Setup of exp/yarrow:
==> flow/design.v <==
`timescale 1ns / 1ps
module CordicMachine(
	input clk,
	input [12:0] x_0,
	input [12:0] y_0,
	input [12:0] z_0,
	input [31:0] stage,
	output reg [12:0] x_N,
	output reg [12:0] y_N,
	output reg [12:0] z_N
);
	reg [12:0] arctan [12:0];
	initial begin
	arctan[0] = 13'b0101101000000;
	arctan[1] = 13'b0011010100100;
	arctan[2] = 13'b0001110000010;
	arctan[3] = 13'b0000111001000;
	arctan[4] = 13'b0000011100100;
	arctan[5] = 13'b0000001110010;
	arctan[6] = 13'b0000000111001;
	arctan[7] = 13'b0000000011100;
	arctan[8] = 13'b0000000001110;
	arctan[9] = 13'b0000000000111;
	arctan[10] = 13'b0000000000011;
	arctan[11] = 13'b0000000000001;
	arctan[12] = 13'b0000000000000;
	end
	wire signed [12:0] x_s = x_0;
	wire signed [12:0] y_s = y_0;
	wire [12:0] x_sh = x_s >>> stage;
	wire [12:0] y_sh = y_s >>> stage;
	always @(posedge clk) begin
		if (stage != 10) begin
			x_N <= z_0[12] ? x_0 + y_sh : x_0 - y_sh;
			y_N <= z_0[12] ? y_0 - x_sh : y_0 + x_sh;
			z_N <= z_0[12] ? z_0 + arctan[stage] : z_0 - arctan[stage];
		end
	end
endmodule
`timescale 1ns / 1ps
module Cordic(
	input clk, 
	input [12:0] x_0,
	input [12:0] y_0,
	input [12:0] z_0,
	output [12:0] x_N,
	output [12:0] y_N,
	output [12:0] z_N
);
	wire [12:0] x0, y0, z0;
	wire [12:0] x1, y1, z1;
	wire [12:0] x2, y2, z2;
	wire [12:0] x3, y3, z3;
	wire [12:0] x4, y4, z4;
	wire [12:0] x5, y5, z5;
	wire [12:0] x6, y6, z6;
	wire [12:0] x7, y7, z7;
	wire [12:0] x8, y8, z8;
	wire [12:0] x9, y9, z9;
	CordicMachine C1 (.clk(clk), .x_0(x_0), .y_0(y_0), .z_0(z_0), .stage(0), .x_N(x0), .y_N(y0), .z_N(z0));
	CordicMachine C2 (.clk(clk), .x_0(x0), .y_0(y0), .z_0(z0), .stage(1), .x_N(x1), .y_N(y1), .z_N(z1));
	CordicMachine C3 (.clk(clk), .x_0(x1), .y_0(y1), .z_0(z1), .stage(2), .x_N(x2), .y_N(y2), .z_N(z2));
	CordicMachine C4 (.clk(clk), .x_0(x2), .y_0(y2), .z_0(z2), .stage(3), .x_N(x3), .y_N(y3), .z_N(z3));
	CordicMachine C5 (.clk(clk), .x_0(x3), .y_0(y3), .z_0(z3), .stage(4), .x_N(x4), .y_N(y4), .z_N(z4));
	CordicMachine C6 (.clk(clk), .x_0(x4), .y_0(y4), .z_0(z4), .stage(5), .x_N(x5), .y_N(y5), .z_N(z5));
	CordicMachine C7 (.clk(clk), .x_0(x5), .y_0(y5), .z_0(z5), .stage(6), .x_N(x6), .y_N(y6), .z_N(z6));
	CordicMachine C8 (.clk(clk), .x_0(x6), .y_0(y6), .z_0(z6), .stage(7), .x_N(x7), .y_N(y7), .z_N(z7));
	CordicMachine C9 (.clk(clk), .x_0(x7), .y_0(y7), .z_0(z7), .stage(8), .x_N(x8), .y_N(y8), .z_N(z8));
	CordicMachine C10 (.clk(clk), .x_0(x8), .y_0(y8), .z_0(z8), .stage(9), .x_N(x9), .y_N(y9), .z_N(z9));
	assign x_N = x9;
	assign y_N = y9;
	assign z_N = z9;
endmodule
Settings: LEC_CHECK=0, ABC_AREA=0, CAP_MARGIN=20, CORE_ASPECT_RATIO=1.23, CORE_MARGIN=2, CORE_UTILIZATION=72, CTS_CLUSTER_DIAMETER=397, CTS_CLUSTER_SIZE=97, PLACE_DENSITY=0.39, SLEW_MARGIN=20, TNS_END_PERCENT=10; clock period 2.39 ns.
run.sh (not shown) runs the stock make flow with config.mk's settings and CLKGATE_MAP_FILE=.
exp/yarrow: GRT-0116 in global routing -> run aborted
> inputs changed (exp/yarrow -> exp/raven)
- clearing CTS_CLUSTER_DIAMETER, which used to be 397
- clearing PLACE_DENSITY, which used to be 0.39
- clearing TNS_END_PERCENT, which used to be 10
- swapping 97 for 39 in CTS_CLUSTER_SIZE
- clearing ABC_AREA, which used to be 0
- swapping 72 for 56 in CORE_UTILIZATION
- clearing CORE_ASPECT_RATIO, which used to be 1.23
- putting SETUP_SLACK_MARGIN at 0.68 where nothing was set
- swapping 2.39 for 2.32 in the clock period (ns, I/O delays scaled along)
==> results <==
- What the final checks of exp/raven revealed, after a flow that finished every stage, was a layout that fails on negative setup slack.
- On setup fix buffers added after clock tree synthesis, the lower figure sits with exp/yarrow, not exp/raven.
- From exp/yarrow to exp/raven, synthesized area per cell did not move at all.
- Total number of placement rows (lower): exp/yarrow
- Per the comparison of exp/raven with exp/yarrow, floorplan core density went down 16 points, post-synthesis share of cell area spent on full adders, half adders and majority gates held, netlist area before placement held, horizontal extent of the die went up 44 um, die extent in y went up about 2.2%.
- ~same final RePlAce weighted congestion in exp/yarrow and exp/raven
### exp/raven -> exp/fjord
- clearing CTS_CLUSTER_SIZE, which used to be 39
- putting PLACE_DENSITY_LB_ADDON at 0.27 where nothing was set
- swapping 56 for 72 in CORE_UTILIZATION
- putting TNS_END_PERCENT at 5 where nothing was set
- clearing SETUP_SLACK_MARGIN, which used to be 0.68
- swapping 2.32 for 2.66 in the clock period (ns, I/O delays scaled along)
Run status, exp/fjord: aborted in global routing, error GRT-0232. Between exp/raven and exp/fjord, the adder-cell area share of the yosys netlist does not differ in any meaningful way. Higher core box area was reported by exp/raven, not exp/fjord. Count of buffers inserted at the top-level ports across exp/raven and exp/fjord: no real change. In exp/fjord the placed cell area turned out about 11% lower than in exp/raven. Against exp/raven as the reference, exp/fjord delivers a lower half-perimeter wire length of the detailed placement result. Re number of buffers created by CTS: exp/fjord is 4.7% down on exp/raven. exp/fjord against exp/raven: area figure in the yosys stat output flat; post-CTS setup buffer count went down; number of gates resized after cts saw a decrease. When exp/fjord is measured against exp/raven, its total die size turns out 22% lower. The initial cell density of the core of exp/fjord is higher than that of exp/raven.
